### flow/config.mk
export PLATFORM = sky130hd
export DESIGN_NAME = ALU_Top
export DESIGN_NICKNAME = ALU_Top
export VERILOG_FILES = /design/flow/design.v
export SDC_FILE = /design/flow/constraint.sdc
export NUM_CORES = 4
export LEC_CHECK = 0
export CAP_MARGIN = 20
export CELL_PAD_IN_SITES_DETAIL_PLACEMENT = 0
export CELL_PAD_IN_SITES_GLOBAL_PLACEMENT = 1
export CORE_ASPECT_RATIO = 1.42
export CORE_MARGIN = 10
export CORE_UTILIZATION = 40
export CTS_CLUSTER_DIAMETER = 329
export CTS_CLUSTER_SIZE = 83
export GPL_TIMING_DRIVEN = 0
export MAX_ROUTING_LAYER = met4
export MIN_ROUTING_LAYER = met1
export PLACE_DENSITY_LB_ADDON = 0.19
export SLEW_MARGIN = 30
export TNS_END_PERCENT = 70
### flow/constraint.sdc
create_clock -name core_clock -period 96.2 [get_ports {CLK}]
set_input_delay 19.2400 -clock core_clock [delete_from_list [all_inputs] [get_ports {CLK}]]
set_output_delay 19.2400 -clock core_clock [all_outputs]
set_load 0.01 [all_outputs]
### flow/design.v
module DECODER(
input  wire [3:2] ALU_FUN,
output reg Arith_Enable,
output reg Logic_Enable,
output reg CMP_Enable, 
output reg Shift_Enable
);
always @(*)
   begin
     Arith_Enable   = 1'b0;
	 Logic_Enable = 1'b0;
	 CMP_Enable   = 1'b0;
	 Shift_Enable = 1'b0;
     case(ALU_FUN)
	     2'b00 : Arith_Enable = 1'b1;
	     2'b01 : Logic_Enable = 1'b1;
	     2'b10 : CMP_Enable   = 1'b1;
	     2'b11 : Shift_Enable = 1'b1;
	  endcase
   end 
 endmodule
module ARITHMETIC_UNIT #(parameter width = 16 , Arith_width = width + width )(
input wire signed [width-1:0] A,
input wire signed [width-1:0] B, 
input wire [1:0] ALU_FUN,
input wire Arith_Enable,
input wire CLK,
input wire RST,
output reg signed [Arith_width-1:0] Arith_OUT,
output reg        Carry_OUT,
output reg        Arith_Flag
);
reg [Arith_width-1:0] Arith_OUT0;
reg                   Carry_OUT0;
reg                   Arith_Flag0;
always @(posedge CLK, negedge RST)
  begin 
    if(!RST)
	 begin
	    Arith_OUT <= 'b0;
		Carry_OUT <= 16'b0;
		Arith_Flag<= 1'b0;
	 end
	else
	 begin
	    Arith_OUT <= Arith_OUT0;
		if(Arith_Enable)
		  Carry_OUT <= Carry_OUT0;
		Arith_Flag<= Arith_Flag0;
	 end
  end
always @(*)
  begin
     if(Arith_Enable)
	 begin
	     Arith_Flag0 = 1'b1;
	     case(ALU_FUN)
		     2'b00 : {Carry_OUT0,Arith_OUT0} = A+B;
			 2'b01 : {Carry_OUT0,Arith_OUT0} = A-B;
			 2'b10 : {Carry_OUT0,Arith_OUT0} = A*B;
			 2'b11 : {Carry_OUT0,Arith_OUT0} = (B == 0) ? 1'sb0 : A/B;
		  endcase
	 end
	 else
	   begin
	     Arith_OUT0  = 'b0;
		 Carry_OUT0  = 1'b0;
		 Arith_Flag0 = 1'b0;
	   end
  end
endmodule
module LOGIC_UNIT #(parameter width = 16 , Logic_width = width)(
input wire  [width-1:0] A,
input wire  [width-1:0] B, 
input wire [1:0] ALU_FUN,
input wire Logic_Enable,
input wire CLK,
input wire RST,
output reg [Logic_width-1:0] Logic_OUT,
output reg         Logic_Flag
);
reg [Logic_width-1:0] Logic_OUT0; 
reg                   Logic_Flag0 ;
always @(posedge CLK, negedge RST)
  begin
    if(!RST)
	 begin
	    Logic_OUT <= 'b0;
		Logic_Flag<= 1'b0;
	 end
	else
	 begin
	  Logic_OUT <= Logic_OUT0;
		Logic_Flag<= Logic_Flag0;
	 end
  end
always @(*)
  begin
     if(Logic_Enable)
	 begin
	     Logic_Flag0 = 1'b1;
	     case(ALU_FUN)
		   2'b00 : Logic_OUT0 = A&B;
			 2'b01 : Logic_OUT0 = A|B;
			 2'b10 : Logic_OUT0 = ~(A&B);
			 2'b11 : Logic_OUT0 = ~(A|B);
		  endcase
	 end
	 else
	   begin
	     Logic_OUT0  = 'b0;
		 Logic_Flag0 = 1'b0;
	   end
  end
endmodule
module CMP_UNIT #(parameter width = 16 , CMP_width   = width )(
input wire  [width-1:0] A,
input wire  [width-1:0] B, 
input wire [1:0] ALU_FUN,
input wire CMP_Enable,
input wire CLK,
input wire RST,
output reg [CMP_width-1:0] CMP_OUT,
output reg         CMP_Flag
);
reg [CMP_width-1:0] CMP_OUT0;
reg                 CMP_Flag0 ;
reg [CMP_width-1:0] EQ ;
reg [CMP_width-1:0] GR ; 
reg [CMP_width-1:0] LW;
always @(posedge CLK , negedge RST)
  begin
    if(!RST)
	 begin
	    CMP_OUT <= 'b0;
		CMP_Flag<= 1'b0;
	 end
	else
	 begin
	    CMP_OUT <= CMP_OUT0;
		CMP_Flag<= CMP_Flag0;
	 end
  end
always @(*)
  begin
     if(A==B)
       EQ ='b1;
     else 
       EQ ='b0;
     if(A>B)
       GR ='b10;
     else 
       GR ='b0;
     if(A<B)
       LW ='b11;
     else 
       LW ='b0;
     if(CMP_Enable)
	   begin
	     CMP_Flag0 = 1'b1;
	     case(ALU_FUN)
		     2'b00 : CMP_OUT0 = 'b0;
			 2'b01 : CMP_OUT0 = EQ;
			 2'b10 : CMP_OUT0 = GR;
			 2'b11 : CMP_OUT0 = LW;
		  endcase
	   end
	 else
	   begin
	     CMP_OUT0  = 'b0;
		 CMP_Flag0 = 1'b0;
	   end
  end
endmodule
module SHIFT_UNIT #(parameter width = 16 , Shift_width = width)(
input wire  [width-1:0] A,
input wire  [width-1:0] B, 
input wire [1:0] ALU_FUN,
input wire Shift_Enable,
input wire CLK,
input wire RST,
output reg [Shift_width-1:0] Shift_OUT,
output reg         Shift_Flag
);
reg [Shift_width-1:0] Shift_OUT0;
reg                   Shift_Flag0 ;
always @(posedge CLK, negedge RST)
  begin
    if(!RST)
	 begin
	    Shift_OUT <= 'b0;
		Shift_Flag<= 1'b0;
	 end
	else
	 begin
	    Shift_OUT <= Shift_OUT0;
		Shift_Flag<= Shift_Flag0;
	 end
  end
always @(*)
  begin
     if(Shift_Enable)
	 begin
	     Shift_Flag0 = 1'b1;
	     case(ALU_FUN)
		     2'b00 : Shift_OUT0 = A>>1'b1;
			 2'b01 : Shift_OUT0 = A<<1'b1;
			 2'b10 : Shift_OUT0 = B>>1'b1;
			 2'b11 : Shift_OUT0 = B<<1'b1;
		  endcase
	 end
	 else
	   begin
	     Shift_OUT0  = 'b0;
		 Shift_Flag0 = 1'b0;
	   end
  end
endmodule
module ALU_Top #(parameter width = 16 ,
                   Arith_width = width + width ,
                   Logic_width = width,	
                   CMP_width   = width,
                   Shift_width = width)(
input wire [width-1:0] A,
input wire [width-1:0] B,
input wire CLK,
input wire RST,
input wire [3:0] ALU_FUN,
output wire [Arith_width-1:0]  Arith_OUT,
output wire                    Carry_OUT,
output wire                    Arith_Flag,
output wire [Logic_width-1:0]  Logic_OUT,  
output wire                    Logic_Flag,
output wire [CMP_width-1:0]    CMP_OUT,    
output wire                    CMP_Flag,
output wire [Shift_width-1:0]  Shift_OUT,
output wire                    Shift_Flag
);
wire Arith_Enable ,Logic_Enable , CMP_Enable , Shift_Enable;
DECODER u_decoder(
.ALU_FUN(ALU_FUN[3:2]),
.Arith_Enable(Arith_Enable),
.Logic_Enable(Logic_Enable),
.CMP_Enable(CMP_Enable),
.Shift_Enable(Shift_Enable)
);
ARITHMETIC_UNIT #(.width(width),.Arith_width(Arith_width)) u_arithmatic(
.A(A),
.B(B),
.ALU_FUN(ALU_FUN[1:0]),
.CLK(CLK),
.RST(RST),
.Arith_Enable(Arith_Enable),
.Arith_OUT(Arith_OUT),
.Carry_OUT(Carry_OUT),
.Arith_Flag(Arith_Flag)
);
LOGIC_UNIT #(.width(width),.Logic_width(Logic_width)) u_logic(
.A(A),
.B(B),
.ALU_FUN(ALU_FUN[1:0]),
.CLK(CLK),
.RST(RST),
.Logic_Enable(Logic_Enable),
.Logic_OUT(Logic_OUT),
.Logic_Flag(Logic_Flag)
);
CMP_UNIT #(.width(width),.CMP_width(CMP_width)) u_cmp(
.A(A),
.B(B),
.ALU_FUN(ALU_FUN[1:0]),
.CLK(CLK),
.RST(RST),
.CMP_Enable(CMP_Enable),
.CMP_OUT(CMP_OUT),
.CMP_Flag(CMP_Flag)
);
SHIFT_UNIT #(.width(width),.Shift_width(Shift_width)) u_shift(
.A(A),
.B(B),
.ALU_FUN(ALU_FUN[1:0]),
.CLK(CLK),
.RST(RST),
.Shift_Enable(Shift_Enable),
.Shift_OUT(Shift_OUT),
.Shift_Flag(Shift_Flag)
);
endmodule
### flow/run.sh
#!/bin/bash
# the make line also repeats each setting of config.mk as NAME=value (left out here)
make -C /OpenROAD-flow-scripts/flow DESIGN_CONFIG=/design/flow/config.mk WORK_HOME=/design/flow/orfs CLKGATE_MAP_FILE= finish
==> results of run 1 <==
cell type report:
type	count	area share (%)
inverter	497	3.490
antenna	2	0.009270
sequential	71	3.291
multi-input combinational	5666	82.20
buffer	215	2.459
clock buffer	9	0.4172
clock inverter	7	0.1900
timing repair buffer	261	4.471
tap	1500	3.476
per-stage QoR:
stage | hold slack, ns | setup WS, ns | setup TNS (ns) | cells
2_1_floorplan | 0.5449 | 4.196 | 0 | 6463
5_1_grt | 0.7060 | -0.2346 | -2.152 | 8227
3_5_place_dp | 0.6722 | -26.70 | -839.79 | 8115
4_1_cts | 0.6884 | 0.001656 | 0 | 8170
3_3_place_gp | 0.6598 | -33.03 | -1050.83 | 8070
6_report | 0.7244 | 2.856 | 0 | 8228
layer usage:
| metal | GRT usage [%] | routed length [um] |
|---|---|---|
| met5 | - | 0 |
| met4 | 19.39 | 15640 |
| met3 | 3.400 | 11340 |
| met2 | 53.55 | 98830 |
| met1 | 34.73 | 80270 |
what timing repair did:
item,in CTS,in global routing
endpoints found under the setup margin,33,33
buffers inserted,49,60
resized,419,229
pin swaps,37,55
==> flow_metrics.py, run 1 <==
# Metrics from the implementation run
metrics = {
    "final_layout": {
        "regArea_mm2": 0.001777,
        "utilization_pct": 47.02,
        "nNetsFinal": 7718,
        "filler_cell_count": 11830,
        "finalInstanceArea_mm2": 0.05399,
        "area_delta_synth_final_pct": 16.41,
        "mi_logic_area_mm2": 0.04438,
    },
    "clock_network": {
        "clock_path_buffers": 2,
        "clkTransAtPathRegs_ns": 0.07,
        "cts_inserted_buffers": 9,
        "cts_tree": "yes",
        "clk_latency_ns": 0.36,
        "cts-root-buf": "clkbuf_16",
        "cts.sinks": 71,
        "hold_buffers": 0,
        "cts_max_level": 3,
    },
    "setup_path": {
        "crit_buf_inv": 59,
        "cp-startpoint": "B[1]",
        "cp.depth": 333,
        "crit_path_end_kind": "flip-flop",
        "startpoint_type": "input pin",
        "critPathMaxStageDelay_ns": 0.63,
        "reg2reg_to": "u_arithmatic.Carry_OUT$_DFFE_PN0P_",
        "critPathCapture": "u_arithmatic.Arith_OUT[22]$_DFF_PN0_",
        "critPathTopFamily": "AND-OR/OR-AND gates",
        "rr_worst_depth": 2,
        "cp.arrival_ns": 93.50,
        "r2r_slack_ns": 95.37,
        "slowest_stage": "or4_1",
        "critical_path_class": "input pin to flip-flop",
        "path_common_cell": "ha_1",
        "required_ns": 96.36,
        "crit_fanout": 19,
        "r2r-start": "u_arithmatic.Carry_OUT$_DFFE_PN0P_",
    },
    "grt": {
        "grt_max_degree": 49,
        "grt_remaining_overflow": 0,
        "grt_pass1_vias": 49070,
        "grtUsageTotal_pct": 31.31,
        "antenna_found_initial": 2,
        "grt_pass1_wl_um": 304800,
    },
    "route": {
        "final_antenna_net_count": 0,
        "wire_per_inst_um": 25.05,
        "first_pass_iters": 10,
        "avgViaCountPerCell": 6.035,
        "route.detailed.drc": 0,
        "wirelength_um": 206100,
        "drtIter0Drc": 3086,
        "vias": 49660,
    },
    "logic_synthesis": {
        "synth_seq_share_pct": 3.831,
        "ys_types": 113,
        "ys_top_logic_family": "adder cells",
        "top_cells_by_area": "ha_1 19%, fa_1 11%, xnor2_1 5.8%",
        "syn_area_per_cell_um2": 7.384,
        "syn_inst": 6281,
        "xor_share_pct": 8.819,
        "synthAoiAreaFrac_pct": 27.18,
        "ys_cells": 6281,
        "common_cells": "695 x ha_1, 629 x nand2_1, 591 x nor2_1",
        "mux_share_pct": 2.973,
        "top_cell": "ha_1",
        "fa_ha_area_share_pct": 30.15,
        "largest_area_cell": "ha_1",
        "yosysWarningCount": 5,
        "ff_type": "dfrtp_1",
        "syn-cell-area_mm2": 0.04638,
        "simple_gate_share_pct": 20.98,
        "synth_flops": 71,
        "top_cell_area_share_pct": 18.75,
        "yosys_area_mm2": 0.04638,
        "synth-edff-count": 0,
        "ys_async_sr_fraction_pct": 100.0,
    },
    "timing": {
        "fin_skew_ns": 0,
        "max_freq_ghz": 0.01071,
        "slew_violations": 0,
        "finalSetupViolations": 0,
        "finalCriticalPeriod_ns": 93.34,
        "finalCritPeriodShare_pct": 97.03,
        "slew_headroom_pct": 11.01,
        "final-hold-violation-count": 0,
        "tightest_slew_ns": 1.325,
    },
    "job": {
        "warnings": 60,
        "drv_cap": 0,
    },
    "floorplan": {
        "die_area_mm2": 0.1302,
        "ios": 123,
        "fp.dieH_um": 425.8,
        "die_w_um": 305.7,
        "core_mm2": 0.1148,
        "rows": 148,
        "initCoreUtil_pct": 40.39,
    },
    "placed_design": {
        "io_buffers": 107,
        "dp_hpwl_um": 172000,
        "finalWeightedCongestion": 1.006,
        "placed_cell_area_mm2": 0.05068,
    },
    "hold_path": {
        "worstHoldStart": "u_arithmatic.Carry_OUT$_DFFE_PN0P_",
        "whs_path_depth": 2,
        "hp-class": "flip-flop to flip-flop",
        "min_to": "u_arithmatic.Carry_OUT$_DFFE_PN0P_",
    },
    "outcome": {
        "run_status": "finished clean",
    },
}
==> inputs of run 2 (changes only) <==
- ABC_AREA: not set -> 1
- CAP_MARGIN: 20 -> 40
- CELL_PAD_IN_SITES_GLOBAL_PLACEMENT: 1 -> not set
- CORE_ASPECT_RATIO: 1.42 -> 0.81
- CORE_MARGIN: 10 -> 2
- CORE_UTILIZATION: 40 -> 72
- CTS_CLUSTER_DIAMETER: 329 -> 359
- CTS_CLUSTER_SIZE: 83 -> 85
- GPL_TIMING_DRIVEN: 0 -> 1
- MIN_ROUTING_LAYER: met1 -> not set
- PLACE_DENSITY_LB_ADDON: 0.19 -> 0.08
- SLEW_MARGIN: 30 -> 20
- TNS_END_PERCENT: 70 -> 45
- clock period: 96.2 -> 154.0 ns (I/O delays scaled with it)
==> run 2 against run 1 <==
Effect of this change: via count shrank 4.0%; sequential share of layout area grew 0.45 points; routed wire length shrank 27%; worst hold slack lost 0.082 ns; count of clock-buffer cells in the layout grew 2; non-clock buffer count shrank 278; utilization grew 30 points.
==> flow_metrics.py, run 2 <==
# Metrics from the implementation run
metrics = {
    "setup_path": {
        "critical_path_class": "input pin to flip-flop",
        "cp-startpoint": "B[1]",
        "critPathCapture": "u_arithmatic.Arith_OUT[25]$_DFF_PN0_",
        "critPathTopFamily": "AND-OR/OR-AND gates",
        "cp.arrival_ns": 118.13,
        "path_common_cell": "nand2_1",
        "crit_fanout": 41,
        "slowest_stage": "clkinv_1",
        "reg2reg_to": "u_arithmatic.Carry_OUT$_DFFE_PN0P_",
        "required_ns": 154.16,
        "crit_buf_inv": 92,
        "rr_worst_depth": 2,
        "startpoint_type": "input pin",
        "critPathMaxStageDelay_ns": 0.68,
        "r2r-start": "u_arithmatic.Carry_OUT$_DFFE_PN0P_",
        "crit_path_end_kind": "flip-flop",
        "r2r_slack_ns": 153.27,
        "cp.depth": 582,
    },
    "floorplan": {
        "ios": 123,
        "fp.dieH_um": 228.6,
        "die_area_mm2": 0.06432,
        "core_mm2": 0.06176,
        "rows": 82,
        "initCoreUtil_pct": 72.62,
        "die_w_um": 281.3,
    },
    "logic_synthesis": {
        "ff_type": "dfrtp_1",
        "mux_share_pct": 0.2092,
        "ys_async_sr_fraction_pct": 100.0,
        "syn_inst": 6984,
        "synth_seq_share_pct": 3.961,
        "common_cells": "1781 x nand2_1, 1206 x inv_1, 695 x ha_1",
        "syn_area_per_cell_um2": 6.422,
        "syn-cell-area_mm2": 0.04485,
        "top_cells_by_area": "ha_1 19%, nand2_1 15%, fa_1 12%",
        "ys_cells": 6984,
        "top_cell": "nand2_1",
        "synthAoiAreaFrac_pct": 17.26,
        "fa_ha_area_share_pct": 31.17,
        "top_cell_area_share_pct": 19.39,
        "yosys_area_mm2": 0.04485,
        "ys_top_logic_family": "adder cells",
        "ys_types": 85,
        "yosysWarningCount": 5,
        "simple_gate_share_pct": 26.22,
        "xor_share_pct": 7.830,
        "largest_area_cell": "ha_1",
        "synth-edff-count": 0,
        "synth_flops": 71,
    },
    "timing": {
        "setup_tns_ns": 0,
        "finalCritPeriodShare_pct": 76.60,
        "timing.hold.ws_ns": 0.6427,
        "slew_headroom_pct": 34.05,
        "slew_violations": 0,
        "finalCriticalPeriod_ns": 117.97,
        "max_freq_ghz": 0.008477,
        "final-hold-violation-count": 0,
        "finalSetupViolations": 0,
        "fin_skew_ns": 0,
        "grt_setup_unrepaired": "false",
        "tightest_slew_ns": 0.9827,
    },
    "grt": {
        "grt_pass1_wl_um": 234700,
        "grt_remaining_overflow": 0,
        "grt_pass1_vias": 44230,
        "grt_use_met3_pct": 15.35,
        "grt_max_degree": 50,
        "antenna_found_initial": 9,
        "met2_usage_pct": 66.25,
        "grt.busiest_layer": "met2",
        "met1_usage_pct": 60.78,
        "grtUsageTotal_pct": 47.53,
    },
    "route": {
        "wire_per_inst_um": 18.78,
        "avgViaCountPerCell": 5.940,
        "wirelength_um": 150600,
        "vias": 47650,
        "final_antenna_net_count": 0,
        "drtIter0Drc": 5479,
        "first_pass_iters": 9,
        "route.detailed.drc": 0,
    },
    "clock_network": {
        "clk_latency_ns": 0.37,
        "cts_max_level": 3,
        "cts_setup_buffers": 0,
        "cts_tree": "yes",
        "cts_resized": 0,
        "cts.sinks": 71,
        "clock_path_buffers": 2,
        "hold_buffers": 0,
        "clkTransAtPathRegs_ns": 0.07,
        "cts-root-buf": "clkbuf_16",
        "cts_inserted_buffers": 9,
    },
    "hold_path": {
        "worstHoldStart": "u_arithmatic.Carry_OUT$_DFFE_PN0P_",
        "hp-class": "flip-flop to flip-flop",
        "min_to": "u_arithmatic.Carry_OUT$_DFFE_PN0P_",
        "whs_path_depth": 2,
    },
    "final_layout": {
        "nNetsFinal": 8166,
        "filler_cell_count": 5095,
        "area_delta_synth_final_pct": 5.989,
    },
    "placed_design": {
        "io_buffers": 108,
        "finalWeightedCongestion": 1.100,
        "dp_hpwl_um": 119800,
    },
    "outcome": {
        "run_status": "finished clean",
    },
    "job": {
        "warnings": 60,
        "drv_cap": 0,
    },
}
run 2: stage by stage:
stage / instances / cell area [um^2] / util [%] / setup WS [ns]
finish: 8022 / 47540 / 76.97 / 36.03
global route: 8021 / 47540 / 76.97 / 27.13
CTS: 8006 / 47420 / 76.78 / 37.29
detailed placement: 7990 / 47140 / 76.32 / 37.24
global placement: 7982 / 47000 / 76.09 / 39.79
floorplan: 7166 / 45540 / - / 53.49
run 2: cell type report:
class                           count  area (um^2)  share of cell area [%]
Multi-Input combinational cell   5627        37790                   79.48
Inverter                         1262         4747                   9.985
Timing Repair Buffer              198         1876                   3.945
Sequential cell                    71         1777                   3.737
Tap cell                          840         1051                   2.211
Clock buffer                       11        242.7                  0.5106
Clock inverter                      5        40.04                 0.08422
Antenna cell                        8        20.02                 0.04211
run 2: metal layers:
metal	part of all wire, %	vias up
met1	39	21540
met4	6.6	0
met5	0	-
li1	-	22610
met2	40	2842
met3	15	659
==> inputs of run 3 (changes only) <==
- CAP_MARGIN: 40 -> 20
- CELL_PAD_IN_SITES_DETAIL_PLACEMENT: 0 -> not set
- CORE_ASPECT_RATIO: 0.81 -> not set
- CORE_UTILIZATION: 72 -> 58
- CTS_CLUSTER_DIAMETER: 359 -> not set
- CTS_CLUSTER_SIZE: 85 -> 44
- GPL_TIMING_DRIVEN: 1 -> not set
- HOLD_SLACK_MARGIN: not set -> 0.29
- MAX_ROUTING_LAYER: met4 -> not set
- PLACE_DENSITY_LB_ADDON: 0.08 -> not set
- TNS_END_PERCENT: 45 -> not set
- clock period: 154.0 -> 80.2 ns (I/O delays scaled with it)
==> run 3 against run 2 <==
Effect of this change: the flow now stops in global routing (5_1_grt); area after synthesis is the same; synthesized cell count did not move; die size rose by 24%.
==> flow_metrics.py, run 3 <==
# Physical implementation metrics
metrics = {
    "placed_design": {
        "dpl.cell_count": 9910,
        "io_buffers": 108,
        "finalWeightedCongestion": 1.065,
        "dp_hpwl_um": 141400,
        "placed_cell_area_mm2": 0.06152,
        "pre_cts_ws_ns": -5.449,
    },
    "logic_synthesis": {
        "ys_cells": 6984,
        "simple_gate_share_pct": 26.22,
        "top_cell": "nand2_1",
        "top_cells_by_area": "ha_1 19%, nand2_1 15%, fa_1 12%",
        "synth-edff-count": 0,
        "yosysWarningCount": 5,
        "top_cell_area_share_pct": 19.39,
        "common_cells": "1781 x nand2_1, 1206 x inv_1, 695 x ha_1",
        "yosys_area_mm2": 0.04485,
        "ys_async_sr_fraction_pct": 100.0,
        "mux_share_pct": 0.2092,
        "syn_area_per_cell_um2": 6.422,
        "ys_top_logic_family": "adder cells",
        "synth_flops": 71,
        "xor_share_pct": 7.830,
        "fa_ha_area_share_pct": 31.17,
        "synth_seq_share_pct": 3.961,
        "largest_area_cell": "ha_1",
        "ff_type": "dfrtp_1",
        "syn-cell-area_mm2": 0.04485,
        "ys_types": 85,
        "synthAoiAreaFrac_pct": 17.26,
        "syn_inst": 6984,
    },
    "floorplan": {
        "core_mm2": 0.07620,
        "fp.dieH_um": 282.1,
        "die_w_um": 282.1,
        "rows": 101,
        "initCoreUtil_pct": 58.86,
        "die_area_mm2": 0.07957,
        "ios": 123,
    },
    "outcome": {
        "lastStage": "global routing (5_1_grt)",
        "tool.error": "[ERROR GRT-0116] Global routing finished with congestion. Check the congestion regions in the DRC Viewer.",
        "run_status": "aborted with a tool error",
    },
    "clock_network": {
        "clock_path_buffers": 2,
        "hold_buffers": 0,
        "cts.sinks": 71,
        "cts_inserted_buffers": 9,
        "cts_max_level": 3,
        "cts-root-buf": "clkbuf_16",
    },
    "grt": {
        "grt_remaining_overflow": 130,
        "grtUsageTotal_pct": 68.56,
    },
}
run 3: metal layers:
metal	overflow	GRT usage, %
met1	0	68.40
met2	78	90.61
met3	1	47.37
met4	51	67.84
met5	0	16.48
run 3: timing repair:
action / CTS
pin swaps: 389
gates resized: 482
setup buffers: 694
cloned: 4
endpoints found under the setup margin: 33
==> inputs of run 4 (changes only) <==
- CTS_CLUSTER_DIAMETER: not set -> 374
- CTS_CLUSTER_SIZE: 44 -> not set
- clock period: 80.2 -> 67.3 ns (I/O delays scaled with it)
==> run 4 against run 3 <==
Effect of this change: the run again fails in global routing (5_1_grt); area after synthesis is the same; die size stayed put; synthesized cell count is the same.
==> flow_metrics.py, run 4 <==
# Physical implementation metrics
metrics = {
    "outcome": {
        "run_status": "aborted with a tool error",
        "lastStage": "global routing (5_1_grt)",
        "tool.error": "[ERROR GRT-0116] Global routing finished with congestion. Check the congestion regions in the DRC Viewer.",
    },
    "logic_synthesis": {
        "top_cell": "nand2_1",
        "ys_async_sr_fraction_pct": 100.0,
        "top_cell_area_share_pct": 19.39,
        "fa_ha_area_share_pct": 31.17,
        "syn_inst": 6984,
        "top_cells_by_area": "ha_1 19%, nand2_1 15%, fa_1 12%",
        "yosysWarningCount": 5,
        "ff_type": "dfrtp_1",
        "synth_seq_share_pct": 3.961,
        "syn-cell-area_mm2": 0.04485,
        "xor_share_pct": 7.830,
        "synth-edff-count": 0,
        "ys_types": 85,
        "ys_top_logic_family": "adder cells",
        "synth_flops": 71,
        "largest_area_cell": "ha_1",
        "mux_share_pct": 0.2092,
        "synthAoiAreaFrac_pct": 17.26,
        "syn_area_per_cell_um2": 6.422,
        "simple_gate_share_pct": 26.22,
        "ys_cells": 6984,
        "common_cells": "1781 x nand2_1, 1206 x inv_1, 695 x ha_1",
        "yosys_area_mm2": 0.04485,
    },
    "placed_design": {
        "io_buffers": 108,
        "dp_hpwl_um": 131900,
        "dpl.cell_count": 9937,
        "finalWeightedCongestion": 0.9919,
        "placed_cell_area_mm2": 0.06207,
    },
    "clock_network": {
        "cts_inserted_buffers": 9,
        "cts.sinks": 71,
        "cts-root-buf": "clkbuf_16",
        "cts_max_level": 3,
        "hold_buffers": 0,
        "clock_path_buffers": 2,
    },
    "floorplan": {
        "die_w_um": 282.1,
        "core_mm2": 0.07620,
        "ios": 123,
        "die_area_mm2": 0.07957,
        "rows": 101,
        "initCoreUtil_pct": 58.86,
        "fp.dieH_um": 282.1,
    },
    "grt": {
        "grt_remaining_overflow": 456,
        "grtUsageTotal_pct": 76.85,
    },
}
## run 4: what timing repair did
item | CTS
pin swaps | 514
cloned | 5
setup endpoints to repair | 33
resized | 427
buffers inserted | 661
## run 4: routing by layer
metal,overflow,GRT usage (%)
met1,81,77.50
met2,205,92.26
met3,45,63.44
met4,117,70.98
met5,8,45.24
## run 4: metrics by stage
step	hold slack (ns)	setup slack (ns)	util, %	TNS (ns)
after floorplan	0.5157	-9.988	-	-307.04
after global placement	0.5650	-11.85	81.46	-370.28
after CTS	0.5771	-10.50	90.41	-326.11
after detailed placement	0.5563	-14.85	81.46	-468.93
==> inputs of run 5 (changes only) <==
- CTS_CLUSTER_DIAMETER: 374 -> not set
- CTS_CLUSTER_SIZE: not set -> 74
- clock period: 67.3 -> 68.1 ns (I/O delays scaled with it)
==> run 5 against run 4 <==
Effect of this change: the run again fails in global routing (5_1_grt); area after synthesis unchanged; synthesized cell count unchanged; die size unchanged.
==> flow_metrics.py, run 5 <==
# Physical implementation metrics
metrics = {
    "outcome": {
        "run_status": "aborted with a tool error",
        "lastStage": "global routing (5_1_grt)",
        "tool.error": "[ERROR GRT-0232] Routing congestion too high. Check the congestion heatmap in the GUI.",
    },
    "floorplan": {
        "ios": 123,
        "fp.dieH_um": 282.1,
        "die_w_um": 282.1,
        "core_mm2": 0.07620,
        "die_area_mm2": 0.07957,
        "rows": 101,
        "initCoreUtil_pct": 58.86,
    },
    "logic_synthesis": {
        "synthAoiAreaFrac_pct": 17.26,
        "mux_share_pct": 0.2092,
        "syn_inst": 6984,
        "ff_type": "dfrtp_1",
        "fa_ha_area_share_pct": 31.17,
        "largest_area_cell": "ha_1",
        "syn_area_per_cell_um2": 6.422,
        "synth_flops": 71,
        "ys_types": 85,
        "common_cells": "1781 x nand2_1, 1206 x inv_1, 695 x ha_1",
        "ys_top_logic_family": "adder cells",
        "top_cell": "nand2_1",
        "yosysWarningCount": 5,
        "xor_share_pct": 7.830,
        "syn-cell-area_mm2": 0.04485,
        "ys_async_sr_fraction_pct": 100.0,
        "simple_gate_share_pct": 26.22,
        "ys_cells": 6984,
        "synth-edff-count": 0,
        "yosys_area_mm2": 0.04485,
        "synth_seq_share_pct": 3.961,
        "top_cell_area_share_pct": 19.39,
        "top_cells_by_area": "ha_1 19%, nand2_1 15%, fa_1 12%",
    },
    "clock_network": {
        "clock_path_buffers": 2,
        "cts.sinks": 71,
        "cts_inserted_buffers": 9,
        "hold_buffers": 0,
        "cts_max_level": 3,
        "cts-root-buf": "clkbuf_16",
    },
    "grt": {
        "grt_remaining_overflow": 22,
        "grtUsageTotal_pct": 70.24,
    },
    "placed_design": {
        "pre_cts_ws_ns": -14.42,
        "placed_cell_area_mm2": 0.06208,
        "io_buffers": 108,
        "dpl.cell_count": 9938,
        "dp_hpwl_um": 131500,
        "finalWeightedCongestion": 1.023,
    },
}
run 5: through the flow:
step | TNS [ns] | util, %
CTS | -341.49 | 86.18
detailed placement | -453.10 | 81.47
floorplan | -285.92 | -
global placement | -350.90 | 81.47
run 5: routing by layer:
metal / global-route usage (%) / GRT overflow
met1: 69.52 / 1
met4: 71.02 / 12
met2: 90.80 / 9
met3: 50.81 / 0
met5: 19.72 / 0
run 5: repair_timing:
action	4_1_cts
setup endpoints to repair	33
pin swaps	264
buffers inserted	307
resized	229
cloned	5
==> inputs of run 6 (changes only) <==
- ABC_AREA: 1 -> not set
- CAP_MARGIN: 20 -> 0
- CELL_PAD_IN_SITES_DETAIL_PLACEMENT: not set -> 2
- CORE_ASPECT_RATIO: not set -> 0.84
- CORE_UTILIZATION: 58 -> 18
- CTS_CLUSTER_SIZE: 74 -> not set
- GPL_TIMING_DRIVEN: not set -> 0
- HOLD_SLACK_MARGIN: 0.29 -> not set
- PLACE_DENSITY_LB_ADDON: not set -> 0.08
- TNS_END_PERCENT: not set -> 60
- clock period: 68.1 -> 154.0 ns (I/O delays scaled with it)
==> run 6 against run 5 <==
Effect of this change: now clean on timing, DRC and antenna; synthesized cell count shrank 10%; die size grew to 3.3 times the previous value; area after synthesis grew 3.4%.
==> flow_metrics.py, run 6 <==
# Metrics from the implementation run
metrics = {
    "timing": {
        "finalCriticalPeriod_ns": 142.71,
        "setup_slack_ns": 11.29,
        "tightest_slew_ns": 1.160,
        "finalCritPeriodShare_pct": 92.67,
        "max_freq_ghz": 0.007007,
        "finalSetupViolations": 0,
        "setup_tns_ns": 0,
        "slew_violations": 0,
        "grt_setup_unrepaired": "false",
        "timing.hold.ws_ns": 0.5919,
        "fin_skew_ns": 0,
        "slew_headroom_pct": 21.86,
        "final-hold-violation-count": 0,
    },
    "floorplan": {
        "die_w_um": 557.8,
        "initCoreUtil_pct": 18.12,
        "rows": 170,
        "fp.dieH_um": 469.2,
        "core_mm2": 0.2559,
        "die_area_mm2": 0.2617,
        "ios": 123,
    },
    "setup_path": {
        "critPathMaxStageDelay_ns": 0.95,
        "crit_fanout": 11,
        "slowest_stage": "o21ai_0",
        "rr_worst_depth": 2,
        "critPathTopFamily": "AND-OR/OR-AND gates",
        "path_common_cell": "clkbuf_1",
        "critical_path_class": "input pin to flip-flop",
        "cp-startpoint": "B[1]",
        "required_ns": 154.24,
        "cp.depth": 334,
        "startpoint_type": "input pin",
        "r2r_slack_ns": 153.27,
        "crit_path_end_kind": "flip-flop",
        "reg2reg_to": "u_arithmatic.Carry_OUT$_DFFE_PN0P_",
        "crit_buf_inv": 61,
        "critPathCapture": "u_arithmatic.Arith_OUT[22]$_DFF_PN0_",
        "cp.arrival_ns": 142.95,
        "r2r-start": "u_arithmatic.Carry_OUT$_DFFE_PN0P_",
    },
    "grt": {
        "grtUsageTotal_pct": 19.67,
        "antenna_found_initial": 18,
        "grt_remaining_overflow": 0,
        "grt.busiest_layer": "met2",
        "met2_usage_pct": 30.94,
        "grt_max_degree": 41,
        "grt_pass1_vias": 53030,
        "grt_pass1_wl_um": 382200,
        "met1_usage_pct": 29.87,
        "grt_use_met3_pct": 0.7231,
    },
    "clock_network": {
        "cts_tree": "yes",
        "cts.sinks": 71,
        "clk_latency_ns": 0.39,
        "hold_buffers": 0,
        "cts_setup_buffers": 0,
        "cts_inserted_buffers": 9,
        "cts_resized": 0,
        "cts-root-buf": "clkbuf_16",
        "clkTransAtPathRegs_ns": 0.08,
        "clock_path_buffers": 2,
        "cts_max_level": 3,
    },
    "placed_design": {
        "io_buffers": 107,
        "dp_hpwl_um": 226900,
        "finalWeightedCongestion": 0.8425,
        "pre_cts_ws_ns": 10.57,
    },
    "logic_synthesis": {
        "mux_share_pct": 2.973,
        "yosys_area_mm2": 0.04638,
        "synth_flops": 71,
        "syn-cell-area_mm2": 0.04638,
        "top_cell": "ha_1",
        "synthAoiAreaFrac_pct": 27.18,
        "top_cell_area_share_pct": 18.75,
        "ys_async_sr_fraction_pct": 100.0,
        "fa_ha_area_share_pct": 30.15,
        "synth_seq_share_pct": 3.831,
        "syn_area_per_cell_um2": 7.384,
        "ys_cells": 6281,
        "yosysWarningCount": 5,
        "ys_types": 113,
        "top_cells_by_area": "ha_1 19%, fa_1 11%, xnor2_1 5.8%",
        "ys_top_logic_family": "adder cells",
        "simple_gate_share_pct": 20.98,
        "xor_share_pct": 8.819,
        "common_cells": "695 x ha_1, 629 x nand2_1, 591 x nor2_1",
        "synth-edff-count": 0,
        "syn_inst": 6281,
        "ff_type": "dfrtp_1",
        "largest_area_cell": "ha_1",
    },
    "hold_path": {
        "hp-class": "flip-flop to flip-flop",
        "min_to": "u_arithmatic.Carry_OUT$_DFFE_PN0P_",
        "worstHoldStart": "u_arithmatic.Carry_OUT$_DFFE_PN0P_",
        "whs_path_depth": 2,
    },
    "route": {
        "first_pass_iters": 5,
        "avgViaCountPerCell": 4.905,
        "drtIter0Drc": 2504,
        "wirelength_um": 262500,
        "route.detailed.drc": 0,
        "vias": 49470,
        "wire_per_inst_um": 26.03,
        "final_antenna_net_count": 0,
    },
    "outcome": {
        "run_status": "finished clean",
    },
    "final_layout": {
        "nNetsFinal": 7629,
        "area_delta_synth_final_pct": 15.70,
        "utilization_pct": 20.97,
    },
    "job": {
        "warnings": 60,
        "drv_cap": 0,
    },
}
run 6: per-stage QoR:
step / std cells / instance area (um^2)
after CTS: 10080 / 53620
after detailed placement: 10060 / 53300
after floorplan: 6463 / 47060
final: 10090 / 53660
after global placement: 10010 / 52440
after global routing: 10080 / 53650
run 6: final cells by class:
cell class / count / area (um^2)
Antenna cell: 8 / 20.02
Buffer: 229 / 949.7
Clock buffer: 9 / 225.2
Clock inverter: 7 / 87.58
Fill cell: 30180 / 202200
Inverter: 497 / 1873
Multi-Input combinational cell: 5666 / 42640
Sequential cell: 71 / 1777
Tap cell: 3440 / 4304
Timing Repair Buffer: 158 / 1788
run 6: routing by layer:
layer	vias up	share of wire, %	wire (um)
met5	-	0	0
met3	121	2.2	5745
met4	0	1.5	4032
met1	25610	52	137700
met2	640	44	115000
li1	23100	-	-
==> inputs of run 7 (changes only) <==
- ABC_AREA: not set -> 1
- CAP_MARGIN: 0 -> 20
- CELL_PAD_IN_SITES_DETAIL_PLACEMENT: 2 -> not set
- CORE_ASPECT_RATIO: 0.84 -> not set
- CORE_UTILIZATION: 18 -> 71
- CTS_CLUSTER_SIZE: not set -> 47
- GPL_TIMING_DRIVEN: 0 -> not set
- HOLD_SLACK_MARGIN: not set -> 0.25
- MAX_ROUTING_LAYER: not set -> met4
- PLACE_DENSITY_LB_ADDON: 0.08 -> not set
- TNS_END_PERCENT: 60 -> 5
- clock period: 154.0 -> 80.7 ns (I/O delays scaled with it)
==> run 7 against run 6 <==
Effect of this change: the run now fails in clock tree synthesis (4_1_cts); die size down 75%; synthesized cell count up 11%; area after synthesis down 3.3%.
==> flow_metrics.py, run 7 <==
# Physical implementation metrics
metrics = {
    "logic_synthesis": {
        "ys_types": 85,
        "ys_cells": 6984,
        "mux_share_pct": 0.2092,
        "ff_type": "dfrtp_1",
        "synth-edff-count": 0,
        "largest_area_cell": "ha_1",
        "syn-cell-area_mm2": 0.04485,
        "syn_area_per_cell_um2": 6.422,
        "top_cells_by_area": "ha_1 19%, nand2_1 15%, fa_1 12%",
        "top_cell_area_share_pct": 19.39,
        "synth_seq_share_pct": 3.961,
        "simple_gate_share_pct": 26.22,
        "synth_flops": 71,
        "ys_top_logic_family": "adder cells",
        "yosys_area_mm2": 0.04485,
        "synthAoiAreaFrac_pct": 17.26,
        "common_cells": "1781 x nand2_1, 1206 x inv_1, 695 x ha_1",
        "fa_ha_area_share_pct": 31.17,
        "yosysWarningCount": 5,
        "top_cell": "nand2_1",
        "xor_share_pct": 7.830,
        "ys_async_sr_fraction_pct": 100.0,
        "syn_inst": 6984,
    },
    "floorplan": {
        "initCoreUtil_pct": 71.50,
        "core_mm2": 0.06274,
        "ios": 123,
        "fp.dieH_um": 255.3,
        "die_w_um": 255.3,
        "die_area_mm2": 0.06520,
        "rows": 92,
    },
    "outcome": {
        "tool.error": "[ERROR DPL-0038] Utilization greater than 100%, impossible to legalize",
        "lastStage": "clock tree synthesis (4_1_cts)",
        "run_status": "aborted with a tool error",
    },
    "placed_design": {
        "dpl.cell_count": 9681,
        "io_buffers": 108,
        "dp_hpwl_um": 164000,
        "finalWeightedCongestion": 1.108,
        "placed_cell_area_mm2": 0.06039,
    },
}
[run 7: metrics by stage]
stage | worst slack [ns] | hold WS [ns]
3_5_place_dp | -10.29 | 0.5526
3_3_place_gp | -1.310 | 0.5226
2_1_floorplan | -1.100 | 0.5157
==> inputs of run 8 (changes only) <==
- CAP_MARGIN: 20 -> 0
- CELL_PAD_IN_SITES_DETAIL_PLACEMENT: not set -> 0
- CORE_ASPECT_RATIO: not set -> 0.81
- CORE_UTILIZATION: 71 -> 72
- CTS_CLUSTER_SIZE: 47 -> 85
- GPL_TIMING_DRIVEN: not set -> 1
- HOLD_SLACK_MARGIN: 0.25 -> 0.3
- MAX_ROUTING_LAYER: met4 -> not set
- PLACE_DENSITY: not set -> 0.65
- TNS_END_PERCENT: 5 -> 50
- clock period: 80.7 -> 85.3 ns (I/O delays scaled with it)
==> run 8 against run 7 <==
Effect of this change: the run fails in global routing (5_1_grt); die size is 1.4% lower; area after synthesis stayed put; synthesized cell count stayed put.
==> flow_metrics.py, run 8 <==
# Physical implementation metrics
metrics = {
    "logic_synthesis": {
        "ys_cells": 6984,
        "top_cells_by_area": "ha_1 19%, nand2_1 15%, fa_1 12%",
        "ys_top_logic_family": "adder cells",
        "syn_inst": 6984,
        "ff_type": "dfrtp_1",
        "largest_area_cell": "ha_1",
        "common_cells": "1781 x nand2_1, 1206 x inv_1, 695 x ha_1",
        "yosysWarningCount": 5,
        "synthAoiAreaFrac_pct": 17.26,
        "synth_seq_share_pct": 3.961,
        "ys_async_sr_fraction_pct": 100.0,
        "ys_types": 85,
        "mux_share_pct": 0.2092,
        "yosys_area_mm2": 0.04485,
        "xor_share_pct": 7.830,
        "synth_flops": 71,
        "fa_ha_area_share_pct": 31.17,
        "simple_gate_share_pct": 26.22,
        "syn-cell-area_mm2": 0.04485,
        "top_cell_area_share_pct": 19.39,
        "synth-edff-count": 0,
        "top_cell": "nand2_1",
        "syn_area_per_cell_um2": 6.422,
    },
    "floorplan": {
        "rows": 82,
        "core_mm2": 0.06176,
        "ios": 123,
        "initCoreUtil_pct": 72.62,
        "fp.dieH_um": 228.6,
        "die_area_mm2": 0.06432,
        "die_w_um": 281.3,
    },
    "placed_design": {
        "io_buffers": 108,
        "dp_hpwl_um": 124300,
        "finalWeightedCongestion": 1.155,
        "placed_cell_area_mm2": 0.04947,
    },
    "clock_network": {
        "cts.sinks": 71,
        "hold_buffers": 0,
        "cts-root-buf": "clkbuf_16",
        "cts_inserted_buffers": 9,
        "cts_max_level": 3,
        "clock_path_buffers": 2,
    },
    "outcome": {
        "run_status": "aborted with a tool error",
        "tool.error": "[ERROR GRT-0232] Routing congestion too high. Check the congestion heatmap in the GUI.",
        "lastStage": "global routing (5_1_grt)",
    },
    "grt": {
        "grtUsageTotal_pct": 72.99,
        "grt_remaining_overflow": 14,
    },
}
[run 8: timing repair]
item	in CTS
setup buffers	45
gates resized	162
pin swaps	51
setup endpoints to repair	33
cloned	3
[run 8: per-stage QoR]
| stage | instances | util, % | hold WS [ns] | setup slack, ns |
|---|---|---|---|---|
| global placement | 8308 | 80.10 | 0.4666 | -0.4301 |
| floorplan | 7166 | - | 0.5157 | 0.05083 |
| CTS | 8372 | 82.05 | 0.4856 | 0.006779 |
| detailed placement | 8308 | 80.10 | 0.4675 | -3.580 |
[run 8: routing by layer]
| layer | GRT usage, % | overflow |
|---|---|---|
| met2 | 91.70 | 5 |
| met4 | 69.55 | 7 |
| met1 | 75.20 | 2 |
| met5 | 24.74 | 0 |
| met3 | 53.37 | 0 |
==> inputs of run 9 (changes only) <==
- CAP_MARGIN: 0 -> 20
- CELL_PAD_IN_SITES_DETAIL_PLACEMENT: 0 -> not set
- CORE_ASPECT_RATIO: 0.81 -> not set
- CORE_UTILIZATION: 72 -> 58
- CTS_CLUSTER_DIAMETER: not set -> 329
- CTS_CLUSTER_SIZE: 85 -> not set
- GPL_TIMING_DRIVEN: 1 -> not set
- HOLD_SLACK_MARGIN: 0.3 -> not set
- MAX_ROUTING_LAYER: not set -> met4
- PLACE_DENSITY: 0.65 -> not set
- TNS_END_PERCENT: 50 -> 85
- clock period: 85.3 -> 80.5 ns (I/O delays scaled with it)
==> run 9 against run 8 <==
Effect of this change: the run again fails in global routing (5_1_grt); area after synthesis is the same; synthesized cell count is the same; die size grew 24%.
==> flow_metrics.py, run 9 <==
# Physical implementation metrics
metrics = {
    "outcome": {
        "run_status": "aborted with a tool error",
        "lastStage": "global routing (5_1_grt)",
        "tool.error": "[ERROR GRT-0232] Routing congestion too high. Check the congestion heatmap in the GUI.",
    },
    "clock_network": {
        "cts.sinks": 71,
        "cts_max_level": 3,
        "cts_inserted_buffers": 9,
        "clock_path_buffers": 2,
        "cts-root-buf": "clkbuf_16",
        "hold_buffers": 0,
    },
    "floorplan": {
        "initCoreUtil_pct": 58.86,
        "ios": 123,
        "rows": 101,
        "fp.dieH_um": 282.1,
        "die_w_um": 282.1,
        "die_area_mm2": 0.07957,
        "core_mm2": 0.07620,
    },
    "logic_synthesis": {
        "synth_seq_share_pct": 3.961,
        "common_cells": "1781 x nand2_1, 1206 x inv_1, 695 x ha_1",
        "ys_async_sr_fraction_pct": 100.0,
        "fa_ha_area_share_pct": 31.17,
        "yosys_area_mm2": 0.04485,
        "yosysWarningCount": 5,
        "largest_area_cell": "ha_1",
        "ff_type": "dfrtp_1",
        "top_cell_area_share_pct": 19.39,
        "ys_top_logic_family": "adder cells",
        "ys_types": 85,
        "mux_share_pct": 0.2092,
        "synthAoiAreaFrac_pct": 17.26,
        "synth-edff-count": 0,
        "xor_share_pct": 7.830,
        "ys_cells": 6984,
        "synth_flops": 71,
        "syn_area_per_cell_um2": 6.422,
        "top_cell": "nand2_1",
        "syn-cell-area_mm2": 0.04485,
        "top_cells_by_area": "ha_1 19%, nand2_1 15%, fa_1 12%",
        "simple_gate_share_pct": 26.22,
        "syn_inst": 6984,
    },
    "grt": {
        "grt_remaining_overflow": 1908,
        "grtUsageTotal_pct": 90.70,
    },
    "placed_design": {
        "finalWeightedCongestion": 1.033,
        "io_buffers": 108,
        "dp_hpwl_um": 132000,
    },
}
run 9: what timing repair did:
item                       in CTS
resized                       341
pin swaps                     402
cloned                          3
setup endpoints to repair      33
buffers inserted              562
run 9: metal layers:
metal	global-route usage, %	GRT overflow
met1	88.27	216
met2	101.8	1051
met3	80.21	213
met4	90.40	428
met5	-	-
run 9: stage by stage:
stage / worst slack [ns] / hold slack [ns] / cells / TNS, ns / cell area (um^2)
after CTS: -0.2223 / 0.5505 / 10500 / -0.5588 / 67290
after detailed placement: -4.878 / 0.5308 / 9918 / -136.45 / 61450
after global placement: -1.956 / 0.5163 / 9918 / -38.26 / 61450
after floorplan: -0.07461 / 0.5157 / 7166 / -0.08412 / 46690
==> inputs of run 10 (changes only) <==
- ABC_AREA: 1 -> not set
- CORE_UTILIZATION: 58 -> 50
- CTS_CLUSTER_DIAMETER: 329 -> not set
- MAX_ROUTING_LAYER: met4 -> not set
- TNS_END_PERCENT: 85 -> not set
- clock period: 80.5 -> 75.6 ns (I/O delays scaled with it)
==> run 10 against run 9 <==
Effect of this change: the layout now fails its checks (negative setup slack); die size rose by 20%; synthesized cell count fell by 10%; area after synthesis rose by 3.4%.
==> flow_metrics.py, run 10 <==
# Metrics from the implementation run
metrics = {
    "logic_synthesis": {
        "syn_inst": 6281,
        "synthAoiAreaFrac_pct": 27.18,
        "top_cells_by_area": "ha_1 19%, fa_1 11%, xnor2_1 5.8%",
        "synth_seq_share_pct": 3.831,
        "ys_top_logic_family": "adder cells",
        "synth_flops": 71,
        "mux_share_pct": 2.973,
        "simple_gate_share_pct": 20.98,
        "common_cells": "695 x ha_1, 629 x nand2_1, 591 x nor2_1",
        "fa_ha_area_share_pct": 30.15,
        "synth-edff-count": 0,
        "ys_types": 113,
        "yosys_area_mm2": 0.04638,
        "ys_async_sr_fraction_pct": 100.0,
        "yosysWarningCount": 5,
        "syn-cell-area_mm2": 0.04638,
        "largest_area_cell": "ha_1",
        "ys_cells": 6281,
        "ff_type": "dfrtp_1",
        "xor_share_pct": 8.819,
        "syn_area_per_cell_um2": 7.384,
        "top_cell": "ha_1",
        "top_cell_area_share_pct": 18.75,
    },
    "timing": {
        "grt_setup_unrepaired": "true",
        "finalCritPeriodShare_pct": 103.9,
        "slew_violations": 0,
        "setup_slack_ns": -2.968,
        "slew_headroom_pct": 9.339,
        "finalSetupViolations": 33,
        "fin_skew_ns": 0,
        "timing.hold.ws_ns": 0.7074,
        "max_freq_ghz": 0.01273,
        "tightest_slew_ns": 1.350,
        "final-hold-violation-count": 0,
        "finalCriticalPeriod_ns": 78.57,
    },
    "clock_network": {
        "cts_max_level": 3,
        "clk_latency_ns": 0.35,
        "cts.sinks": 71,
        "cts_tree": "yes",
        "clock_path_buffers": 2,
        "cts_inserted_buffers": 9,
        "hold_buffers": 0,
        "cts-root-buf": "clkbuf_16",
        "clkTransAtPathRegs_ns": 0.07,
    },
    "job": {
        "drv_cap": 0,
        "warnings": 63,
    },
    "route": {
        "vias": 62350,
        "wirelength_um": 231400,
        "route.detailed.drc": 0,
        "avgViaCountPerCell": 6.090,
        "first_pass_iters": 12,
        "top_layer_used": "met4",
        "met2_wirelength_um": 102800,
        "final_antenna_net_count": 0,
        "m1WireLength_um": 85150,
        "wl_met3_um": 24340,
        "wire_per_inst_um": 22.61,
        "drtIter0Drc": 5951,
    },
    "setup_path": {
        "slowest_stage": "or4_4",
        "crit_buf_inv": 55,
        "crit_path_end_kind": "flip-flop",
        "critical_path_class": "input pin to flip-flop",
        "cp-startpoint": "B[13]",
        "cp.arrival_ns": 78.83,
        "critPathTopFamily": "AND-OR/OR-AND gates",
        "cp.depth": 329,
        "r2r_slack_ns": 74.81,
        "critPathCapture": "u_arithmatic.Arith_OUT[14]$_DFF_PN0_",
        "required_ns": 75.87,
        "rr_worst_depth": 2,
        "reg2reg_to": "u_arithmatic.Carry_OUT$_DFFE_PN0P_",
        "crit_fanout": 10,
        "critPathMaxStageDelay_ns": 0.60,
        "startpoint_type": "input pin",
        "r2r-start": "u_arithmatic.Carry_OUT$_DFFE_PN0P_",
    },
    "floorplan": {
        "rows": 111,
        "core_mm2": 0.09180,
        "initCoreUtil_pct": 50.52,
        "die_area_mm2": 0.09521,
        "fp.dieH_um": 308.6,
        "die_w_um": 308.6,
        "ios": 123,
    },
    "placed_design": {
        "finalWeightedCongestion": 1.019,
        "dp_hpwl_um": 168700,
        "io_buffers": 108,
    },
    "grt": {
        "grtUsageTotal_pct": 44.48,
        "grt_max_degree": 72,
        "grt_remaining_overflow": 0,
        "grt_pass1_wl_um": 333200,
        "grt_pass1_vias": 60300,
        "antenna_found_initial": 2,
    },
    "final_layout": {
        "nNetsFinal": 9983,
        "utilization_pct": 83.72,
        "area_delta_synth_final_pct": 65.72,
        "filler_cell_count": 5728,
    },
    "outcome": {
        "so_faults": "negative setup slack",
        "run_status": "finished with violations",
    },
    "hold_path": {
        "min_to": "u_arithmatic.Carry_OUT$_DFFE_PN0P_",
        "whs_path_depth": 2,
        "hp-class": "flip-flop to flip-flop",
        "worstHoldStart": "u_arithmatic.Carry_OUT$_DFFE_PN0P_",
    },
}
-- run 10: timing repair --
action	in CTS	in global routing
pin swaps	463	434
buffers inserted	300	173
gates resized	763	528
gates cloned	5	1
setup endpoints to repair	33	33
-- run 10: layer usage --
layer  global-route usage, %  vias up
met5                       0        -
li1                        -    27890
met4                   27.76        0
met2                   72.31     3847
met3                   8.372     1249
met1                   54.30    29360
-- run 10: per-stage QoR --
stage / setup WS, ns / TNS [ns] / std cells / area, um^2
after CTS: -0.2965 / -1.513 / 10070 / 73070
after floorplan: -0.6008 / -7.327 / 6463 / 49370
final: -2.968 / -84.47 / 10240 / 76850
after detailed placement: -7.220 / -199.07 / 9756 / 66780
after global placement: -6.489 / -175.26 / 9756 / 66780
after global routing: -4.896 / -147.30 / 10230 / 76840
-- run 10: final cells by class --
cell class              count  area [um^2]  area share, %
clock inverters             7        62.56        0.08140
multi-input cells        5668        49660          64.62
diodes                      4        10.01        0.01302
clock buffers               9        225.2         0.2930
repair buffers           2739        21670          28.20
well taps                1243         1555          2.024
inverters                 497         1889          2.458
flip-flops and latches     71         1777          2.312
==> inputs of run 11 (changes only) <==
- CAP_MARGIN: 20 -> 0
- CELL_PAD_IN_SITES_DETAIL_PLACEMENT: not set -> 1
- CORE_ASPECT_RATIO: not set -> 1.35
- CORE_UTILIZATION: 50 -> 18
- CTS_CLUSTER_DIAMETER: not set -> 388
- CTS_CLUSTER_SIZE: not set -> 99
- GPL_TIMING_DRIVEN: not set -> 1
- MAX_ROUTING_LAYER: not set -> met4
- MIN_ROUTING_LAYER: not set -> met2
- PLACE_DENSITY_LB_ADDON: not set -> 0.08
- SETUP_SLACK_MARGIN: not set -> 5.0
- SLEW_MARGIN: 20 -> 40
- TNS_END_PERCENT: not set -> 55
- clock period: 75.6 -> 154.0 ns (I/O delays scaled with it)
==> run 11 against run 10 <==
Effect of this change: the run now finishes clean; cell area down 30%; synthesized cell count unchanged; worst hold slack better by 0.0035 ns; critical path depth down 24; utilization down 63 points; non-clock buffer count down 2478; routed wire length up 21%; critical endpoint is now u_arithmatic.Arith_OUT[12]$_DFF_PN0_.
==> flow_metrics.py, run 11 <==
# Metrics from the implementation run
metrics = {
    "route": {
        "route.detailed.drc": 0,
        "wire_per_inst_um": 28.29,
        "wirelength_um": 281000,
        "vias": 68400,
        "drtIter0Drc": 9929,
        "avgViaCountPerCell": 6.888,
        "final_antenna_net_count": 0,
        "first_pass_iters": 9,
    },
    "final_layout": {
        "area_delta_synth_final_pct": 15.41,
        "nNetsFinal": 7503,
    },
    "grt": {
        "grt_max_degree": 60,
        "grt_remaining_overflow": 0,
        "grt_pass1_vias": 78170,
        "grt_pass1_wl_um": 395800,
        "grtUsageTotal_pct": 33.24,
        "antenna_found_initial": 3,
    },
    "timing": {
        "setup_slack_ns": 29.24,
        "final-hold-violation-count": 0,
        "max_freq_ghz": 0.008015,
        "grt_setup_unrepaired": "false",
        "finalCritPeriodShare_pct": 81.02,
        "slew_headroom_pct": 37.97,
        "finalSetupViolations": 0,
        "setup_tns_ns": 0,
        "tightest_slew_ns": 0.9264,
        "fin_skew_ns": 0,
        "slew_violations": 0,
        "finalCriticalPeriod_ns": 124.76,
    },
    "logic_synthesis": {
        "top_cell_area_share_pct": 18.75,
        "syn_area_per_cell_um2": 7.384,
        "largest_area_cell": "ha_1",
        "syn-cell-area_mm2": 0.04638,
        "ff_type": "dfrtp_1",
        "top_cell": "ha_1",
        "ys_top_logic_family": "adder cells",
        "ys_cells": 6281,
        "synth_flops": 71,
        "mux_share_pct": 2.973,
        "common_cells": "695 x ha_1, 629 x nand2_1, 591 x nor2_1",
        "fa_ha_area_share_pct": 30.15,
        "yosys_area_mm2": 0.04638,
        "synthAoiAreaFrac_pct": 27.18,
        "yosysWarningCount": 5,
        "xor_share_pct": 8.819,
        "synth-edff-count": 0,
        "simple_gate_share_pct": 20.98,
        "synth_seq_share_pct": 3.831,
        "ys_types": 113,
        "top_cells_by_area": "ha_1 19%, fa_1 11%, xnor2_1 5.8%",
        "syn_inst": 6281,
        "ys_async_sr_fraction_pct": 100.0,
    },
    "job": {
        "drv_cap": 0,
        "warnings": 60,
    },
    "setup_path": {
        "rr_worst_depth": 2,
        "r2r_slack_ns": 153.21,
        "reg2reg_to": "u_arithmatic.Carry_OUT$_DFFE_PN0P_",
        "required_ns": 154.22,
        "crit_fanout": 34,
        "r2r-start": "u_arithmatic.Carry_OUT$_DFFE_PN0P_",
        "critPathTopFamily": "AND-OR/OR-AND gates",
        "critPathCapture": "u_arithmatic.Arith_OUT[12]$_DFF_PN0_",
        "critPathMaxStageDelay_ns": 0.77,
        "cp-startpoint": "B[1]",
        "path_common_cell": "ha_1",
        "slowest_stage": "o31ai_2",
        "critical_path_class": "input pin to flip-flop",
        "crit_path_end_kind": "flip-flop",
        "cp.arrival_ns": 124.99,
        "cp.depth": 305,
        "crit_buf_inv": 24,
        "startpoint_type": "input pin",
    },
    "clock_network": {
        "cts_inserted_buffers": 9,
        "cts_resized": 0,
        "cts-root-buf": "clkbuf_16",
        "clock_path_buffers": 2,
        "cts_max_level": 3,
        "clkTransAtPathRegs_ns": 0.08,
        "hold_buffers": 0,
        "cts_setup_buffers": 0,
        "cts_tree": "yes",
        "cts.sinks": 71,
        "clk_latency_ns": 0.41,
    },
    "placed_design": {
        "dp_hpwl_um": 221200,
        "io_buffers": 108,
        "finalWeightedCongestion": 1.028,
        "pre_cts_ws_ns": 30.13,
    },
    "hold_path": {
        "hp-class": "flip-flop to flip-flop",
        "worstHoldStart": "u_arithmatic.Carry_OUT$_DFFE_PN0P_",
        "min_to": "u_arithmatic.Carry_OUT$_DFFE_PN0P_",
        "whs_path_depth": 2,
    },
    "outcome": {
        "run_status": "finished clean",
    },
    "floorplan": {
        "initCoreUtil_pct": 18.08,
        "core_mm2": 0.2565,
        "ios": 123,
        "fp.dieH_um": 593.8,
        "die_area_mm2": 0.2618,
        "die_w_um": 440.9,
        "rows": 216,
    },
}
==> run 11: final cells by class <==
type,instances,area (um^2)
Clock buffer,9,225.2
Sequential cell,71,1777
Timing Repair Buffer,261,2222
Fill cell,30910,203000
Inverter,497,1866
Clock inverter,7,63.81
Tap cell,3379,4228
Multi-Input combinational cell,5666,43040
Antenna cell,41,102.6
==> run 11: per-layer routing <==
metal | global-route usage (%) | vias to the layer above | routed length, um
met2 | 41.29 | 20840 | 153000
li1 | - | 22700 | -
met1 | - | 23360 | 0
met5 | - | - | 0
met4 | 4.180 | 0 | 18790
met3 | 40.36 | 1506 | 109100
==> run 11: through the flow <==
step | util, % | hold WS, ns | instance area (um^2) | cells
5_1_grt | 20.85 | 0.7678 | 53470 | 9910
3_5_place_dp | 20.58 | 0.7338 | 52780 | 9866
4_1_cts | 20.69 | 0.7434 | 53070 | 9882
2_1_floorplan | - | 0.5449 | 47060 | 6463
3_3_place_gp | 20.50 | 0.7282 | 52590 | 9859
6_report | 20.87 | 0.7109 | 53520 | 9931
==> inputs of run 12 (changes only) <==
- ABC_AREA: not set -> 1
- CAP_MARGIN: 0 -> 40
- CELL_PAD_IN_SITES_DETAIL_PLACEMENT: 1 -> not set
- CORE_ASPECT_RATIO: 1.35 -> not set
- CORE_UTILIZATION: 18 -> 57
- CTS_CLUSTER_DIAMETER: 388 -> 392
- CTS_CLUSTER_SIZE: 99 -> 100
- GPL_TIMING_DRIVEN: 1 -> not set
- MAX_ROUTING_LAYER: met4 -> not set
- MIN_ROUTING_LAYER: met2 -> not set
- PLACE_DENSITY_LB_ADDON: 0.08 -> not set
- SETUP_SLACK_MARGIN: 5.0 -> 3.66
- SLEW_MARGIN: 40 -> 20
- TNS_END_PERCENT: 55 -> 40
- clock period: 154.0 -> 51.5 ns (I/O delays scaled with it)
==> run 12 against run 11 <==
Effect of this change: the run now fails in global routing (5_1_grt); synthesized cell count increased by 11%; die size shrank 69%; area after synthesis decreased by 3.3%.
==> flow_metrics.py, run 12 <==
# Physical implementation metrics
metrics = {
    "logic_synthesis": {
        "top_cell_area_share_pct": 19.39,
        "xor_share_pct": 7.830,
        "top_cells_by_area": "ha_1 19%, nand2_1 15%, fa_1 12%",
        "top_cell": "nand2_1",
        "syn_area_per_cell_um2": 6.422,
        "ys_types": 85,
        "syn_inst": 6984,
        "simple_gate_share_pct": 26.22,
        "ys_top_logic_family": "adder cells",
        "ys_cells": 6984,
        "largest_area_cell": "ha_1",
        "ff_type": "dfrtp_1",
        "ys_async_sr_fraction_pct": 100.0,
        "synthAoiAreaFrac_pct": 17.26,
        "syn-cell-area_mm2": 0.04485,
        "yosysWarningCount": 5,
        "common_cells": "1781 x nand2_1, 1206 x inv_1, 695 x ha_1",
        "fa_ha_area_share_pct": 31.17,
        "synth_flops": 71,
        "synth-edff-count": 0,
        "yosys_area_mm2": 0.04485,
        "mux_share_pct": 0.2092,
        "synth_seq_share_pct": 3.961,
    },
    "placed_design": {
        "finalWeightedCongestion": 1.007,
        "dp_hpwl_um": 134000,
        "io_buffers": 108,
        "dpl.cell_count": 10010,
    },
    "outcome": {
        "run_status": "aborted with a tool error",
        "lastStage": "global routing (5_1_grt)",
        "tool.error": "[ERROR GRT-0116] Global routing finished with congestion. Check the congestion regions in the DRC Viewer.",
    },
    "floorplan": {
        "die_w_um": 284.5,
        "core_mm2": 0.07772,
        "initCoreUtil_pct": 57.71,
        "ios": 123,
        "fp.dieH_um": 284.5,
        "die_area_mm2": 0.08095,
        "rows": 102,
    },
    "grt": {
        "grt_remaining_overflow": 12,
        "grtUsageTotal_pct": 73.34,
    },
    "clock_network": {
        "cts.sinks": 71,
        "clock_path_buffers": 2,
        "cts-root-buf": "clkbuf_16",
        "cts_inserted_buffers": 9,
        "cts_max_level": 3,
        "hold_buffers": 0,
    },
}
-- run 12: stage by stage --
stage               setup slack, ns  setup TNS, ns  instance area, um^2  hold slack (ns)  utilization, %
CTS                          -22.74        -727.33                70600           0.5386           90.84
detailed placement           -28.06        -903.32                62540           0.5210           80.46
global placement             -25.14        -807.50                62490           0.5059           80.41
floorplan                    -22.63        -723.98                47230           0.5157               -
-- run 12: what timing repair did --
action                                  CTS
pin swaps                               561
setup buffers                           778
endpoints found under the setup margin   33
cloned                                    6
gates resized                           510
-- run 12: per-layer routing --
layer | GRT usage [%] | overflow
met5 | 37.02 | 0
met4 | 71.33 | 7
met2 | 91.21 | 5
met1 | 72.74 | 0
met3 | 56.90 | 0
